==> flow/design.v (excerpt) <==
module top(
    input logic         clk,
    input logic         SW,          
    input logic [63:0]  pattern,     
    output logic        _48b         
);
Size: about 5300 cells after synthesis, ~210 flip-flops, roughly 67 I/O pins, ~0.042 mm² of cells after synthesis.
clock: 6.8 ns
lec_check: 0
abc_area: 0
cap_margin: 10
cell_pad_in_sites_detail_placement: 1
core_aspect_ratio: 1.12
core_margin: 3
core_utilization: 39
cts_cluster_size: 34
gpl_routability_driven: 0
gpl_timing_driven: 1
min_routing_layer: met2
place_density: 0.72
setup_slack_margin: 1.57
slew_margin: 20
tns_end_percent: 95
run.sh (not shown) runs the stock make flow with config.mk's settings and CLKGATE_MAP_FILE=.
The starting point did not get past 5_1_grt with GRT-0116.
Change:
ABC_AREA = unset   (was 0)
CAP_MARGIN = 20   (was 10)
CELL_PAD_IN_SITES_DETAIL_PLACEMENT = unset   (was 1)
CORE_ASPECT_RATIO = unset   (was 1.12)
CORE_MARGIN = 2   (was 3)
CORE_UTILIZATION = 68   (was 39)
CTS_CLUSTER_SIZE = unset   (was 34)
GPL_ROUTABILITY_DRIVEN = unset   (was 0)
GPL_TIMING_DRIVEN = unset   (was 1)
MIN_ROUTING_LAYER = unset   (was met2)
PLACE_DENSITY = unset   (was 0.72)
SETUP_SLACK_MARGIN = -0.3   (was 1.57)
TNS_END_PERCENT = unset   (was 95)
clock period = 4.42 ns   (was 6.8 ns; I/O delays follow)
What happened: The new run finished with capacitance limit, slew limit, setup timing left. Synthesized cell count stays the same. Area after synthesis stays the same. Die size went down by about 43%.
Change:
CAP_MARGIN = 5   (was 20)
CORE_UTILIZATION = 72   (was 68)
CTS_CLUSTER_DIAMETER = 148   (was unset)
SETUP_SLACK_MARGIN = unset   (was -0.3)
clock period = 4.6 ns   (was 4.42 ns; I/O delays follow)
=>
- With this change the flow ended with an error in 5_1_grt with GRT-0232
- synthesized area is unchanged
- synthesized cell count does not change
- die area came out lower by 5.5%
Change:
CAP_MARGIN = 20   (was 5)
CORE_UTILIZATION = 68   (was 72)
CTS_CLUSTER_DIAMETER = unset   (was 148)
SETUP_SLACK_MARGIN = -0.26   (was unset)
clock period = 4.48 ns   (was 4.6 ns; I/O delays follow)
Result: The new run ran to the end with violations: setup timing. Area after synthesis does not change. Die size went up by 5.8%. Synthesized cell count is unchanged.
Change:
ABC_AREA = 1   (was unset)
CORE_UTILIZATION = 72   (was 68)
PLACE_DENSITY = 0.41   (was unset)
SETUP_SLACK_MARGIN = unset   (was -0.26)
clock period = 4.92 ns   (was 4.48 ns; I/O delays follow)
The new run went through all stages and came out clean.
Non-clock buffer count falls by 808.
Maximum frequency rises by 4.4%.
Die area falls by about 6%.
First-iteration DRC count falls by about 40%.
Final cell count rises by 23%.
Routed wire length falls by about 25%.
Cell area falls by 18%.
Change:
ABC_AREA = unset   (was 1)
CORE_UTILIZATION = 40   (was 72)
PLACE_DENSITY = unset   (was 0.41)
clock period = 6.7 ns   (was 4.92 ns; I/O delays follow)
Critical path depth fell by 6.
Final cell count fell by 22%.
Die area went up by 79%.
Maximum frequency drops by 17%.
Cell area went down by 0.91%.
Non-clock buffer count falls by 83.
Core utilization falls by 36 points.
Clock-buffer cell count grows by 9.
Clock skew is higher by 9.9 ps.
Hold slack is better by 24 ps.
Register-to-register slack is better by 810 ps.

========
Starting RTL as in the previous note.
Settings: LEC_CHECK=0, ABC_AREA=1, CAP_MARGIN=20, CORE_ASPECT_RATIO=0.88, CORE_MARGIN=2, CORE_UTILIZATION=72, CTS_CLUSTER_SIZE=80, GPL_TIMING_DRIVEN=1, PLACE_DENSITY_LB_ADDON=0.27, SETUP_SLACK_MARGIN=0.68, SLEW_MARGIN=20, TNS_END_PERCENT=30; clock period 2.69 ns.
The starting point never finished: it broke off in clock tree synthesis (4_1_cts), error DPL-0038.
Rerun with:
CORE_ASPECT_RATIO = not set   (was 0.88)
CORE_UTILIZATION = 70   (was 72)
CTS_CLUSTER_SIZE = 15   (was 80)
GPL_TIMING_DRIVEN = not set   (was 1)
PLACE_DENSITY_LB_ADDON = not set   (was 0.27)
SETUP_SLACK_MARGIN = -0.32   (was 0.68)
TNS_END_PERCENT = not set   (was 30)
clock period = 5.36 ns   (was 2.69 ns; I/O delays follow)
=> This time the run finished clean. Synthesized cell count stays the same. Synthesized area stays the same. Die size increases by 2.8%.
Rerun with:
ABC_AREA = not set   (was 1)
CORE_UTILIZATION = 66   (was 70)
CTS_CLUSTER_SIZE = 54   (was 15)
SETUP_SLACK_MARGIN = 2.26   (was -0.32)
clock period = 7.82 ns   (was 5.36 ns; I/O delays follow)
Effect:
- fmax is lower by 7.6%
- via count is lower by 11%
- worst setup slack gains 2.0 ns
- global-route usage is higher by 0.78 points
- area after synthesis is higher by 0.42%
- non-clock buffer count is higher by 212
- clock-buffer cell count is lower by 2
- hold slack gains 0.013 ns
- cell area is higher by 6.3%
Rerun with:
CORE_UTILIZATION = 72   (was 66)
CTS_CLUSTER_SIZE = not set   (was 54)
PLACE_DENSITY = 0.66   (was not set)
SETUP_SLACK_MARGIN = -0.26   (was 2.26)
clock period = 4.83 ns   (was 7.82 ns; I/O delays follow)
This time the run finished but fails on negative setup slack.
Clock-buffer cell count went down by 7.
Sequential share of layout area went down by 0.35 points.
Routed wire length went up by 1.6%.
Worst setup slack loses 2.5 ns.
Clock skew went up by 0.030 ns.
